==> inputs of build 45 <==
// apollo_top
module apollo_top(
	input clk,
   input rst_n,
	input rs232_rx,	 
	output rs232_tx,	 
	input[7:0] in_ad_data,
	output out_ad_clk,
	output Sftclk,
	output Lchclk,
	output SDout,
	output test1,
	output test2
    );
wire[7:0] tx_in;
wire tx_write;
wire[7:0] rx_out;
wire rx_over;
my_uart	uart(	.clk(clk),
					.rst_n(rst_n),
					.rs232_rx(rs232_rx),
					.rs232_tx(rs232_tx),
					.tx_in(tx_in),
					.tx_write(tx_write),
					.rx_out(rx_out),
					.rx_over(rx_over)
					);
wire[7:0] recv_in;
wire recv_write;
wire recv_en;
wire recv_rst;
wire [7:0] scode;
wire scode_rdy;
wire [7:0] level;
controller controller(	.clk(clk),
								.rst_n(rst_n),
								.rx_out(rx_out),
								.rx_over(rx_over),
								.recv_in(recv_in),
								.recv_write(recv_write),
								.tx_in(tx_in),
								.tx_write(tx_write),
								.recv_ce(recv_en),
								.recv_rst(recv_rst),
								.scode(scode),
								.scode_rdy(scode_rdy),
								.level(level)
								);
segment_driver segment(	.clk(clk),
								.rst_n(rst_n),
								.bin({2'b00, scode}),
								.refresh(scode_rdy),
								.Sftclk(Sftclk),
								.Lchclk(Lchclk),
								.SDout(SDout));
wire[7:0] ad_data_in;
wire ad_data_rdy;
wire recv_rst_n = rst_n & recv_rst;
ad_driver ad_driver(	.clk(clk),
							.ce(recv_en),
							.rst_n(recv_rst_n),
							.din(in_ad_data),
							.clk_out(out_ad_clk),
							.dout(ad_data_in),
							.ready(ad_data_rdy));
receiver receiver(	.clk(clk),
							.ce(recv_en),
							.rst_n(recv_rst_n),
							.level(level),
							.din(ad_data_in),
							.den(ad_data_rdy),
							.dout(recv_in),
							.drdy(recv_write),
							.test1(test1),
							.test2(test2));
endmodule
==> flow/config.mk <==
export PLATFORM = sky130hd
export DESIGN_NAME = apollo_top
export DESIGN_NICKNAME = apollo_top
export VERILOG_FILES = /design/flow/design.v
export SDC_FILE = /design/flow/constraint.sdc
export NUM_CORES = 4
export LEC_CHECK = 0
export ABC_AREA = 1
export CAP_MARGIN = 20
export CELL_PAD_IN_SITES_DETAIL_PLACEMENT = 0
export CELL_PAD_IN_SITES_GLOBAL_PLACEMENT = 1
export CORE_ASPECT_RATIO = 1.55
export CORE_MARGIN = 2
export CORE_UTILIZATION = 57
export CTS_CLUSTER_DIAMETER = 360
export CTS_CLUSTER_SIZE = 15
export GPL_ROUTABILITY_DRIVEN = 1
export PLACE_DENSITY_LB_ADDON = 0.18
export SLEW_MARGIN = 40
==> flow/constraint.sdc <==
create_clock -name core_clock -period 2.81 [get_ports {clk}]
set_input_delay 0.5620 -clock core_clock [delete_from_list [all_inputs] [get_ports {clk}]]
set_output_delay 0.5620 -clock core_clock [all_outputs]
set_load 0.01 [all_outputs]
run.sh (not shown) runs the stock make flow with config.mk's settings and CLKGATE_MAP_FILE=.
==> trial 47 (differences from build 45) <==
Settings changed: ABC_AREA 1 to unset, CELL_PAD_IN_SITES_DETAIL_PLACEMENT 0 to unset, CELL_PAD_IN_SITES_GLOBAL_PLACEMENT 1 to unset, CORE_ASPECT_RATIO 1.55 to unset, CORE_UTILIZATION 57 to 70, CTS_CLUSTER_DIAMETER 360 to unset, CTS_CLUSTER_SIZE 15 to unset, GPL_ROUTABILITY_DRIVEN 1 to unset, PLACE_DENSITY_LB_ADDON 0.18 to unset, SETUP_SLACK_MARGIN set to 1.14, SLEW_MARGIN 40 to 20.
==> flow/constraint.sdc (replaced) <==
create_clock -name core_clock -period 4.48 [get_ports {clk}]
set_input_delay 0.8960 -clock core_clock [delete_from_list [all_inputs] [get_ports {clk}]]
set_output_delay 0.8960 -clock core_clock [all_outputs]
set_load 0.01 [all_outputs]
==> summary of the runs <==
Against trial 47, the via count of build 45 is larger by 29%.
In trial 47 the cell area is higher than in build 45, by about 0.6%.
In critical path depth, trial 47 and build 45 do not differ.
Against trial 47, the total power of build 45 is higher by about 40%.
Between trial 47 and build 45, the lower hold slack is in trial 47 (gap 0.26 ns).
Utilization: build 45 is lower than trial 47 (16 points).
Synthesized area: trial 47 is smaller than build 45 (about 2%).
Against trial 47, the setup slack of build 45 is worse by 1.1 ns.
==> figures <==
quantity                                                               build 45        trial 47
Outcome                                                          finished clean  finished clean
Detailed-route wire length on metal 1                                  50500 um        45400 um
Area of the core region                                              101000 um2       80500 um2
Ratio of layout area to synthesized area                                 1.081x          1.109x
Worst slack, placed                                                    0.244 ns        0.899 ns
Non-clock inverter count                                                    507             104
Total vias in the final route                                             41900           32500
Clock Power                                                            0.0136 W        0.0118 W
Worst IR Drop VDD                                                      0.612 mV        0.407 mV
Gate power share                                                           2.0%            0.5%
Insertion delay of the later-clocked pin in the worst-skew pair         0.71 ns         0.72 ns
Final net count                                                            6879            4561
CTS hold repair buffers                                                       1               0
Comb area share                                                           33.3%           34.3%
WL per Instance                                                         13.7 um         16.8 um
Global placement routability congestion                                   0.829           0.831
Critical path data arrival time                                         2.14 ns         2.37 ns
Design area                                                           62800 um2       63200 um2

========
==> try-fjord <==
apollo_top again, from the RTL that the note above started with.
Design apollo_top, start of the top module:
module apollo_top(
	input clk,
   input rst_n,
	input rs232_rx,	 
	output rs232_tx,	 
	input[7:0] in_ad_data,
	output out_ad_clk,
	output Sftclk,
	output Lchclk,
	output SDout,
	output test1,
	output test2
    );
export LEC_CHECK = 0
export ABC_AREA = 1
export CAP_MARGIN = 20
export CELL_PAD_IN_SITES_DETAIL_PLACEMENT = 2
export CORE_MARGIN = 5
export CORE_UTILIZATION = 52
export CTS_CLUSTER_SIZE = 72
export GPL_TIMING_DRIVEN = 0
export HOLD_SLACK_MARGIN = 0.27
export PLACE_DENSITY_LB_ADDON = 0.25
export SETUP_SLACK_MARGIN = 2.37
export SLEW_MARGIN = 20
create_clock -name core_clock -period 20.0 [get_ports {clk}]
==> try-harbor (differences from try-fjord) <==
ABC_AREA = unset   (was 1)
CELL_PAD_IN_SITES_DETAIL_PLACEMENT = unset   (was 2)
CORE_MARGIN = 2   (was 5)
CORE_UTILIZATION = 70   (was 52)
CTS_CLUSTER_SIZE = unset   (was 72)
GPL_TIMING_DRIVEN = unset   (was 0)
HOLD_SLACK_MARGIN = unset   (was 0.27)
PLACE_DENSITY_LB_ADDON = 0.0   (was 0.25)
SETUP_SLACK_MARGIN = 1.28   (was 2.37)
==> flow/constraint.sdc (replaced) <==
create_clock -name core_clock -period 4.38 [get_ports {clk}]
set_input_delay 0.8760 -clock core_clock [delete_from_list [all_inputs] [get_ports {clk}]]
set_output_delay 0.8760 -clock core_clock [all_outputs]
set_load 0.01 [all_outputs]
==> comparison table <==
Cell area after synthesis: try-fjord 0.0582 mm^2; try-harbor 0.0570 mm^2
Most frequent cell after synthesis: try-fjord sky130_fd_sc_hd__nand2_1; try-harbor sky130_fd_sc_hd__dfrtp_1
Post-synthesis share of cell area spent on xor and xnor gates: try-fjord 1.02%; try-harbor 1.71%
Die height: try-fjord 344 um; try-harbor 289 um
AO/OA Area Share: try-fjord 6.44%; try-harbor 5.78%
Area share of and/or/nand/nor cells after synthesis: try-fjord 25.8%; try-harbor 8.31%
Seq share, synth: try-fjord 59.0%; try-harbor 60.2%
Tally of unique sky130hd cells used after synthesis: try-fjord 63; try-harbor 92
Number of instances in the synthesized netlist: try-fjord 6825; try-harbor 4423
Count of instantiated cells in the yosys netlist: try-fjord 6825; try-harbor 4423
Area fraction in full adders, half adders and majority gates: try-fjord 2.41%; try-harbor 2.45%
Status: try-fjord did not finish; try-harbor no timing/DRC/antenna violations
Last stage reached: try-fjord detailed placement (3_5_place_dp); try-harbor -
GPL Wtd Cong: try-fjord 0.886; try-harbor 0.835
Die extent in x: try-fjord 344 um; try-harbor 289 um
Pre-Place Util: try-fjord 52.5%; try-harbor 70.8%
Average size of a mapped cell: try-fjord 8.52 um^2; try-harbor 12.9 um^2
Area leader share: try-fjord 57.5%; try-harbor 58.7%

========
==> 03-14 <==
apollo_top again, from the RTL that the note above started with.
Settings: LEC_CHECK=0, CAP_MARGIN=20, CORE_MARGIN=2, CORE_UTILIZATION=72, CTS_CLUSTER_DIAMETER=28, CTS_CLUSTER_SIZE=51, PLACE_DENSITY_LB_ADDON=0.0, SETUP_SLACK_MARGIN=1.31, SLEW_MARGIN=20, TNS_END_PERCENT=5; clock period 4.41 ns.
==> inputs of 11-10, as changes to 03-14 <==
Settings changed: ABC_AREA from default to 1, CORE_UTILIZATION 72 to 70, CTS_CLUSTER_DIAMETER 28 to default, CTS_CLUSTER_SIZE 51 to default, PLACE_DENSITY_LB_ADDON 0.0 to 0.28, SETUP_SLACK_MARGIN 1.31 to 3.87, TNS_END_PERCENT 5 to default.
==> flow/constraint.sdc (replaced) <==
create_clock -name core_clock -period 14.1 [get_ports {clk}]
set_input_delay 2.8200 -clock core_clock [delete_from_list [all_inputs] [get_ports {clk}]]
set_output_delay 2.8200 -clock core_clock [all_outputs]
set_load 0.01 [all_outputs]
==> inputs of 01-13, as changes to 03-14 <==
Settings changed: ABC_AREA from default to 1, CELL_PAD_IN_SITES_DETAIL_PLACEMENT from default to 2, CORE_UTILIZATION 72 to 38, CTS_CLUSTER_DIAMETER 28 to default, CTS_CLUSTER_SIZE 51 to 72, PLACE_DENSITY from default to 0.6, PLACE_DENSITY_LB_ADDON 0.0 to default, SETUP_SLACK_MARGIN 1.31 to default, TNS_END_PERCENT 5 to default.
==> flow/constraint.sdc (replaced) <==
create_clock -name core_clock -period 20.0 [get_ports {clk}]
set_input_delay 4.0000 -clock core_clock [delete_from_list [all_inputs] [get_ports {clk}]]
set_output_delay 4.0000 -clock core_clock [all_outputs]
set_load 0.01 [all_outputs]
==> comparison table <==
| quantity | 01-13 | 03-14 | 11-10 |
|---|---|---|---|
| Clock buffer count in the final layout | 204 | 286 | 206 |
| Run status | complete, but fails checks | finished clean | finished clean |
| Layout check failures | capacitance limit, slew limit | - | - |
| Chip area from the yosys synthesis statistics | 58200 um^2 | 57000 um^2 | 58200 um^2 |
| Post-CTS resize count | 0 | 18 | 0 |
| Setup slack at placement | 11.77 ns | 0.739 ns | 7.55 ns |
| Signal buffers share of area | 0.00845 | 0.0149 | 0.00728 |
| Arithmetic-cell share of the synthesized area counting full adders, half adders and majority gates | 0.0241 | 0.0245 | 0.0241 |
| Signal buffers | 56 | 86 | 45 |
| Launch instance of the worst min-delay path | uart.uart_tx.rx_int0 | uart.uart_rx.rs232_rx0 | uart.uart_tx.rx_int0 |
| First-iteration detailed-routing DRC count | 5652 | 2389 | 4179 |
| Critical Path Fanout Max | 3 | 3 | 75 |
| Slowest-stage cell, CP | clkdlybuf4s50_1 | dfstp_2 | buf_4 |
| Critical path capture point type | output pin | output pin | async pin |
| Power Dens Cells | 92.3 nW/um^2 | 461 nW/um^2 | 123 nW/um^2 |
| Mean number of vias per cell | 6.09 | 5.88 | 5.53 |
| Critical Path Stages | 9 | 8 | 6 |
| Final Cell Area | 65200 um^2 | 66800 um^2 | 63600 um^2 |
| CP peak stage delay | 0.60 ns | 0.51 ns | 0.85 ns |
Power is estimated from default activity; no workload was simulated.
